==> trial 39 <==
// top
module top (
    input clk,                   
    input mode,                  
    input song,                  
    input plus,                  
    input minus,                 
    input rst,                   
    input set,                   
    input refer,                 
    input player1,               
    input player2,               
    output reg [8:0] rope,       
    output reg [1:0] sel,        
    output reg [1:0] ledr,       
    output reg [1:0] ledg,       
    output reg [1:0] ledb,       
    output reg [3:0] ledop,      
    output reg [7:0] segdata1,   
    output reg [7:0] segdata0,   
    output reg [7:0] seg,        
    output reg [7:0] sel8,       
    output reg ledplayer1,       
    output reg ledplayer2,       
    output reg buzzer,           
    output reg round_indicator_1, 
    output reg round_indicator_2 
);
Settings: LEC_CHECK=0, CAP_MARGIN=30, CELL_PAD_IN_SITES_DETAIL_PLACEMENT=2, CORE_MARGIN=4, CORE_UTILIZATION=16, GPL_ROUTABILITY_DRIVEN=1, MAX_ROUTING_LAYER=met4, SLEW_MARGIN=0, TNS_END_PERCENT=80; clock period 8.43 ns.
run.sh (not shown) runs the stock make flow with config.mk's settings and CLKGATE_MAP_FILE=.
==> trial 40: changes against trial 39 <==
Settings changed: CELL_PAD_IN_SITES_DETAIL_PLACEMENT 2 to 0, CORE_UTILIZATION 16 to 70, SLEW_MARGIN 0 to 20.
==> flow/constraint.sdc (replaced) <==
create_clock -name core_clock -period 4.51 [get_ports {clk}]
set_input_delay 0.9020 -clock core_clock [delete_from_list [all_inputs] [get_ports {clk}]]
set_output_delay 0.9020 -clock core_clock [all_outputs]
set_load 0.01 [all_outputs]
==> summary of the runs <==
Trial 40 reached the layout checks and failed them: negative setup slack. Trial 39 produced a clean layout.
In trial 40 the die size is smaller than in trial 39, by 76%.
Combinational power: trial 39 is smaller than trial 40 (38%).
Between trial 40 and trial 39, the lower sequential share of layout area is in trial 39 (gap 1.5 points).
Between trial 40 and trial 39, the lower power is in trial 39 (gap 72%, measured against trial 39).
Against trial 40, the critical path depth of trial 39 is lower by 1.
Between trial 40 and trial 39, the lower routed wire length is in trial 40 (gap 34%, measured against trial 39).
Sequential power: trial 40 is higher than trial 39 (about 80%).
Against trial 40, the register-to-register slack of trial 39 is higher by 1600 ps.
Global-route usage: trial 40 is higher than trial 39 (21 points).
Worst hold slack: trial 39 is better than trial 40 (36 ps).
==> figures <==
quantity                                                                   trial 40     trial 39
Clock network latency to the later pin of the worst-skew pair                640 ps       750 ps
Die Wd                                                                       268 µm       552 µm
Maximum resistive drop on vdd                                              0.372 mV     0.183 mV
Non-clock buffer share                                                        5.06%        2.01%
Critical path required time                                                 5070 ps      9090 ps
Post-CTS sizing                                                                  35            0
Sequential group share of total power                                         45.5%        42.7%
Met1 routing resource usage after global routing                              40.6%        11.7%
Share of the final layout cell area in multi-input gates                      45.5%        43.1%
NetSw                                                                       8.36 mW      5.47 mW
Reg-to-Reg Start                                                        bgm.cnt2[1]  bgm.cnt2[0]
Shortest period the worst path allows                                       5220 ps      7570 ps
Worst Tran Pin Value                                                         940 ps      1250 ps
Final WS setup                                                              -709 ps       862 ps
Wire length of the first global-routing pass                                 181 mm       258 mm
Result of the run                                                   failed layout checks  timing/DRC/antenna clean
Layout check failures                                          negative setup slack            -
TritonCTS Buffers                                                                86           93
Number of nets at the end of the flow                                         5,687        5,487
Pre-CTS worst setup slack                                                   -997 ps      1010 ps
Aggregate global-route resource usage                                         31.2%        10.6%
Start point of the critical path                                        bgm.cnt2[1]  bgm.cnt2[0]
Met3 Usage GRT                                                                3.60%        1.64%

========
==> juniper <==
Starting RTL as in the previous note.
Settings: LEC_CHECK=0, CAP_MARGIN=20, CORE_MARGIN=2, CORE_UTILIZATION=66, CTS_CLUSTER_SIZE=54, GPL_ROUTABILITY_DRIVEN=0, PLACE_DENSITY_LB_ADDON=0.02, SLEW_MARGIN=0; clock period 8.73 ns.
==> willow (differences from juniper) <==
- ABC_AREA: default -> 1
- CORE_UTILIZATION: 66 -> 58
- CTS_CLUSTER_SIZE: 54 -> default
- GPL_ROUTABILITY_DRIVEN: 0 -> default
- PLACE_DENSITY_LB_ADDON: 0.02 -> 0.07
- SETUP_SLACK_MARGIN: default -> 0.95
- SLEW_MARGIN: 0 -> 20
==> flow/constraint.sdc (replaced) <==
create_clock -name core_clock -period 10.6 [get_ports {clk}]
set_input_delay 2.1200 -clock core_clock [delete_from_list [all_inputs] [get_ports {clk}]]
set_output_delay 2.1200 -clock core_clock [all_outputs]
set_load 0.01 [all_outputs]
==> xenon (differences from juniper) <==
- CORE_UTILIZATION: 66 -> 72
- CTS_CLUSTER_DIAMETER: default -> 26
- CTS_CLUSTER_SIZE: 54 -> default
- GPL_ROUTABILITY_DRIVEN: 0 -> default
- PLACE_DENSITY_LB_ADDON: 0.02 -> 0.2
- SETUP_SLACK_MARGIN: default -> 1.27
- SLEW_MARGIN: 0 -> 20
==> flow/constraint.sdc (replaced) <==
create_clock -name core_clock -period 4.33 [get_ports {clk}]
set_input_delay 0.8660 -clock core_clock [delete_from_list [all_inputs] [get_ports {clk}]]
set_output_delay 0.8660 -clock core_clock [all_outputs]
set_load 0.01 [all_outputs]
==> qor summary <==
|  | juniper | willow | xenon |
|---|---|---|---|
| R2r worst-path depth | 28 | 39 | - |
| Fa+ha+maj area frac | 10.0% | 9.80% | 10.0% |
| Multi-input gate area in the final layout | 24400 um^2 | 23400 um^2 | - |
| FF-to-FF setup slack | 1.62 ns | 4.39 ns | - |
| Max transition margin | 27.1% | 22.4% | - |
| Setup WS pre-CTS | 1.79 ns | 4.53 ns | -1.16 ns |
| Run status | timing/DRC/antenna clean | timing/DRC/antenna clean | stopped before the end |
| Stage where the flow stopped | - | - | 5_1_grt |
| Number of non-clock inverters | 291 | 811 | - |
| Seq share, synth | 46.1% | 45.5% | 46.1% |
| Crit end category | register | register | - |
| Period utilization | 81.5% | 58.6% | - |
| Non-clock buffering overhead in the final layout | 1.81% | 1.72% | - |
| Count of buffers not belonging to the clock network in the layout | 101 | 98 | - |
| Slew @ Worst Pin | 1.09 ns | 1.15 ns | - |
| Residual antenna-violating net count after detailed routing | 0 | 0 | - |
| Count of clock buffers in the final design | 130 | 127 | - |
| Cell Count Post-Placement | 5938 | 6905 | 6036 |
| Worst min-delay path startpoint | set_debounce.key_rst | mode_debounce.key_rst | - |

========
==> v4: inputs <==
top again, from the RTL that the note above started with.
Settings: LEC_CHECK=0, ABC_AREA=1, CAP_MARGIN=0, CORE_ASPECT_RATIO=1.05, CORE_MARGIN=5, CORE_UTILIZATION=31, MIN_ROUTING_LAYER=met2, PLACE_DENSITY_LB_ADDON=0.04, SLEW_MARGIN=20; clock period 11.7 ns.
==> inputs of v11, as changes to v4 <==
==> flow/config.mk (replaced) <==
export PLATFORM = sky130hd
export DESIGN_NAME = top
export DESIGN_NICKNAME = top
export VERILOG_FILES = /design/flow/design.v
export SDC_FILE = /design/flow/constraint.sdc
export NUM_CORES = 4
export LEC_CHECK = 0
export CAP_MARGIN = 20
export CORE_ASPECT_RATIO = 1.63
export CORE_MARGIN = 2
export CORE_UTILIZATION = 32
export GPL_TIMING_DRIVEN = 0
export MIN_ROUTING_LAYER = met1
export SLEW_MARGIN = 20
==> flow/constraint.sdc (replaced) <==
create_clock -name core_clock -period 10.0 [get_ports {clk}]
set_input_delay 2.0000 -clock core_clock [delete_from_list [all_inputs] [get_ports {clk}]]
set_output_delay 2.0000 -clock core_clock [all_outputs]
set_load 0.01 [all_outputs]
==> inputs of v7, as changes to v4 <==
==> flow/config.mk (replaced) <==
export PLATFORM = sky130hd
export DESIGN_NAME = top
export DESIGN_NICKNAME = top
export VERILOG_FILES = /design/flow/design.v
export SDC_FILE = /design/flow/constraint.sdc
export NUM_CORES = 4
export LEC_CHECK = 0
export ABC_AREA = 1
export CAP_MARGIN = 20
export CORE_MARGIN = 2
export CORE_UTILIZATION = 72
export CTS_CLUSTER_SIZE = 36
export HOLD_SLACK_MARGIN = 0.3
export SETUP_SLACK_MARGIN = 0.8
export SLEW_MARGIN = 20
==> flow/constraint.sdc (replaced) <==
create_clock -name core_clock -period 4.43 [get_ports {clk}]
set_input_delay 0.8860 -clock core_clock [delete_from_list [all_inputs] [get_ports {clk}]]
set_output_delay 0.8860 -clock core_clock [all_outputs]
set_load 0.01 [all_outputs]
==> comparison table <==
item                                                                                 v11                          v7                          v4
Number of design-rule violations left by the first detailed-router iteration        2065                        3829                        5844
Most heavily used metal layer in global routing                                     met2                        met2                        met3
Run status                                                      timing/DRC/antenna clean  complete, but fails checks  complete, but fails checks
Reasons for failing layout checks                                                      -        negative setup slack      design-rule violations
Sum of met3 wire segment lengths after detailed routing                         4.378 mm                    8.353 mm                    53.05 mm
Maximum number of pins on one net before global-route repair                          96                          97                         132
Detailed route wirelength on metal2                                             61.91 mm                    59.30 mm                    69.97 mm
Crit path max fanout                                                                  10                           5                          13
Inverters                                                                            291                         811                         811
Pre-antenna DRT Iters                                                                  6                           9                          50
Comb pwr                                                                         3110 µW                     5790 µW                     1500 µW
Synthesis area per yosys                                                       47380 µm²                   48010 µm²                   48010 µm²
Repair and plain buffers                                                             260                         329                         105
Placed cell count                                                                   7062                        6856                        7868
Number of warning messages in the logs                                               100                         103                         101
Fin area                                                                       54570 µm²                   55920 µm²                   55250 µm²
Number of gates resized after CTS                                                      0                         125                           0
Power in sequential cells                                                        5070 µW                     8400 µW                     3170 µW

========
==> run a <==
Starting RTL as in the previous note.
export LEC_CHECK = 0
export ABC_AREA = 1
export CAP_MARGIN = 35
export CELL_PAD_IN_SITES_DETAIL_PLACEMENT = 1
export CORE_ASPECT_RATIO = 0.52
export CORE_MARGIN = 4
export CORE_UTILIZATION = 16
export CTS_CLUSTER_SIZE = 24
export GPL_ROUTABILITY_DRIVEN = 1
export GPL_TIMING_DRIVEN = 1
export MAX_ROUTING_LAYER = met4
export SLEW_MARGIN = 0
export TNS_END_PERCENT = 55
create_clock -name core_clock -period 6.83 [get_ports {clk}]
==> run b (differences from run a) <==
==> flow/config.mk (replaced) <==
export PLATFORM = sky130hd
export DESIGN_NAME = top
export DESIGN_NICKNAME = top
export VERILOG_FILES = /design/flow/design.v
export SDC_FILE = /design/flow/constraint.sdc
export NUM_CORES = 4
export LEC_CHECK = 0
export CAP_MARGIN = 20
export CORE_MARGIN = 2
export CORE_UTILIZATION = 72
export CTS_CLUSTER_SIZE = 41
export PLACE_DENSITY_LB_ADDON = 0.0
export SETUP_SLACK_MARGIN = 1.5
export SLEW_MARGIN = 20
==> notes <==
- Against run a, the worst setup slack of run b is better by 0.55 ns.
- Of run b and run a, run b has the higher core utilization (gap 62 points).
- Between run b and run a, the lower clock skew is in run b (gap 0.0044 ns).
- In flip-flop count, run a and run b do not differ.
- Sequential power: run a is smaller than run b (28%).
- In run b the first-iteration DRC count is higher than in run a, by 8.1%.
- Against run a, the worst hold slack of run b is lower by 0.0086 ns.

========
==> 01-17: inputs <==
Starting RTL as in the previous note.
clock: 4.33 ns
lec_check: 0
abc_area: 1
cap_margin: 20
core_margin: 2
core_utilization: 72
cts_cluster_diameter: 133
place_density_lb_addon: 0.01
setup_slack_margin: 1.24
slew_margin: 20
==> inputs of 02-03, as changes to 01-17 <==
- ABC_AREA: 1 -> default
- CTS_CLUSTER_DIAMETER: 133 -> default
- CTS_CLUSTER_SIZE: default -> 35
- HOLD_SLACK_MARGIN: default -> 0.3
- PLACE_DENSITY: default -> 0.7
- PLACE_DENSITY_LB_ADDON: 0.01 -> default
- SETUP_SLACK_MARGIN: 1.24 -> 1.7
==> flow/constraint.sdc (replaced) <==
create_clock -name core_clock -period 5.89 [get_ports {clk}]
set_input_delay 1.1780 -clock core_clock [delete_from_list [all_inputs] [get_ports {clk}]]
set_output_delay 1.1780 -clock core_clock [all_outputs]
set_load 0.01 [all_outputs]
==> inputs of 05-05, as changes to 01-17 <==
- CORE_ASPECT_RATIO: default -> 0.8
- CTS_CLUSTER_DIAMETER: 133 -> 53
- CTS_CLUSTER_SIZE: default -> 42
- SETUP_SLACK_MARGIN: 1.24 -> 1.28
==> flow/constraint.sdc (replaced) <==
create_clock -name core_clock -period 4.38 [get_ports {clk}]
set_input_delay 0.8760 -clock core_clock [delete_from_list [all_inputs] [get_ports {clk}]]
set_output_delay 0.8760 -clock core_clock [all_outputs]
set_load 0.01 [all_outputs]
==> inputs of 09-04, as changes to 01-17 <==
- ABC_AREA: 1 -> default
- CORE_UTILIZATION: 72 -> 58
- CTS_CLUSTER_DIAMETER: 133 -> default
- PLACE_DENSITY_LB_ADDON: 0.01 -> default
- SETUP_SLACK_MARGIN: 1.24 -> default
==> flow/constraint.sdc (replaced) <==
create_clock -name core_clock -period 5.43 [get_ports {clk}]
set_input_delay 1.0860 -clock core_clock [delete_from_list [all_inputs] [get_ports {clk}]]
set_output_delay 1.0860 -clock core_clock [all_outputs]
set_load 0.01 [all_outputs]
==> flow_summary.ini <==
; flow metrics
[run_status]
outcome = timing/DRC/antenna clean

[yosys]
ys_top_cells_by_area = edfxtp_1, dfrtp_1, ha_1, nor2_1, dfxtp_1
yosys.area_share.xor_xnor = 0.06765
ys_sh_adder = 0.1001
yosysMostFrequentCell = nor2_1
synth.cells.most_frequent = nor2_1, nand2_1, dfrtp_1, ha_1, edfxtp_1
syn-cell-area_sq_um = 47380
synth_cell_types = 92
proportion_of_synthesized_chip_area_in_sequential_cells = 0.4606

[place]
place_congestion = 0.9263
dpl-instance-area_sq_um = 49830
hpwlAfterDp_microns = 73710
dp_worst_setup_slack_ns = 0.1931

[floorplanning]
chip_area_sq_um = 67880

[cts]
cts.htree.levels = 3
the above is filed under 02-03

==> flow_summary.ini <==
; flow metrics
[floorplanning]
chip_area_sq_um = 68780

[place]
place_congestion = 0.9517

[final_timing]
final_critical_path_setup_slack_ns = -0.4318
setup_viol = 2

[run_status]
layout.failed_checks = negative setup slack
outcome = finished with violations

[yosys]
synth.cells.most_frequent = nand2_1, inv_1, nor2_1, a21oi_1, o21ai_0
ys_sh_adder = 0.09799
the above is filed under 05-05

==> flow_summary.ini <==
; flow metrics
[run_status]
outcome = aborted with a tool error
haltStage = 5_1_grt

[cts]
cts.htree.levels = 3

[yosys]
syn-cell-area_sq_um = 48010
yosysMostFrequentCell = nand2_1
synth.cells.most_frequent = nand2_1, inv_1, nor2_1, a21oi_1, o21ai_0
proportion_of_synthesized_chip_area_in_sequential_cells = 0.4546
synth_cell_types = 81
ys_sh_adder = 0.09799

[place]
place_congestion = 0.9454
the above is filed under 01-17

==> flow_summary.ini <==
; flow metrics
[run_status]
outcome = timing/DRC/antenna clean

[place]
dp_worst_setup_slack_ns = -0.05722
place_congestion = 0.8960
hpwlAfterDp_microns = 74140
dpl-instance-area_sq_um = 50430

[yosys]
ys_sh_adder = 0.1001
yosysMostFrequentCell = nor2_1
synth.cells.most_frequent = nor2_1, nand2_1, dfrtp_1, ha_1, edfxtp_1
proportion_of_synthesized_chip_area_in_sequential_cells = 0.4606
synth_cell_types = 92
ys_top_cells_by_area = edfxtp_1, dfrtp_1, ha_1, nor2_1, dfxtp_1
yosys.area_share.xor_xnor = 0.06765

[floorplanning]
chip_area_sq_um = 84000

[cts]
cts.htree.levels = 3
the above is filed under 09-04


========
==> v32 <==
Starting RTL as in the previous note.
make LEC_CHECK=0 CAP_MARGIN=5 CELL_PAD_IN_SITES_DETAIL_PLACEMENT=1 CORE_ASPECT_RATIO=0.52 CORE_MARGIN=4 CORE_UTILIZATION=16 CTS_CLUSTER_SIZE=13 GPL_ROUTABILITY_DRIVEN=1 GPL_TIMING_DRIVEN=0 MAX_ROUTING_LAYER=met4 SLEW_MARGIN=0 TNS_END_PERCENT=80 finish   # period 6.83 ns
==> v8: changes against v32 <==
- CAP_MARGIN: 5 -> 20
- CELL_PAD_IN_SITES_DETAIL_PLACEMENT: 1 -> not set
- CORE_ASPECT_RATIO: 0.52 -> not set
- CORE_MARGIN: 4 -> 2
- CORE_UTILIZATION: 16 -> 72
- CTS_CLUSTER_SIZE: 13 -> 36
- GPL_ROUTABILITY_DRIVEN: 1 -> not set
- GPL_TIMING_DRIVEN: 0 -> not set
- MAX_ROUTING_LAYER: met4 -> not set
- SETUP_SLACK_MARGIN: not set -> 0.8
- SLEW_MARGIN: 0 -> 20
- TNS_END_PERCENT: 80 -> not set
==> flow/constraint.sdc (replaced) <==
create_clock -name core_clock -period 5.09 [get_ports {clk}]
set_input_delay 1.0180 -clock core_clock [delete_from_list [all_inputs] [get_ports {clk}]]
set_output_delay 1.0180 -clock core_clock [all_outputs]
set_load 0.01 [all_outputs]
==> v6: changes against v32 <==
- CAP_MARGIN: 5 -> 30
- CELL_PAD_IN_SITES_DETAIL_PLACEMENT: 1 -> 0
- CORE_ASPECT_RATIO: 0.52 -> not set
- CORE_UTILIZATION: 16 -> 58
- CTS_CLUSTER_SIZE: 13 -> not set
- GPL_TIMING_DRIVEN: 0 -> not set
==> flow/constraint.sdc (replaced) <==
create_clock -name core_clock -period 5.61 [get_ports {clk}]
set_input_delay 1.1220 -clock core_clock [delete_from_list [all_inputs] [get_ports {clk}]]
set_output_delay 1.1220 -clock core_clock [all_outputs]
set_load 0.01 [all_outputs]
==> summary of the runs <==
Of v6 and v8, v8 has the higher total power (gap 7.7%, measured against v8).
Synthesized area is the same in v6 and v32.
v32 finished clean. v8 produced a layout that fails on negative setup slack. v6 ran to the end with no violations.
Global-route usage: v6 is lower than v8 (7.0 points).
Register-to-register slack, lowest first: v8, v32, v6.
Non-clock buffer count: v6 is lower than v32 (87).
Against v6, the combinational power of v8 is larger by 9.6%.
==> figures <==
item                                                                        v8                      v32                       v6
HPWL Detailed                                                          75.7 mm                   108 mm                  74.5 mm
Global-route met3 utilization                                           0.0459                   0.0274                   0.0278
Clock buffer and inverter area fraction after layout                    0.0549                   0.0435                   0.0592
Sequential Power Share                                                   0.460                    0.447                    0.449
Mean routed wirelength per cell                                        17.6 um                  15.4 um                  16.6 um
Setup crit start                                       bgm.cnt2[0]$_DFFE_PN0P_  bgm.cnt2[0]$_DFFE_PN0P_  bgm.cnt2[1]$_DFFE_PN0P_
Outcome                                               finished with violations  timing/DRC/antenna clean  timing/DRC/antenna clean
Reasons for failing layout checks                         negative setup slack                        -                        -
Final number of setup-violating endpoints                                    1                        0                        0
Tmin final                                                             5.32 ns                  6.65 ns                  5.34 ns
Layout clock buffer count                                                  120                      125                      127
Reg2reg setup slack                                                   -0.23 ns                  0.18 ns                  0.27 ns
Unrepaired setup endpoints after global routing                           true                        -                    false
Skew-Pair Late Insertion Delay                                         0.63 ns                  0.67 ns                  0.66 ns
Power is estimated from default activity; no workload was simulated.
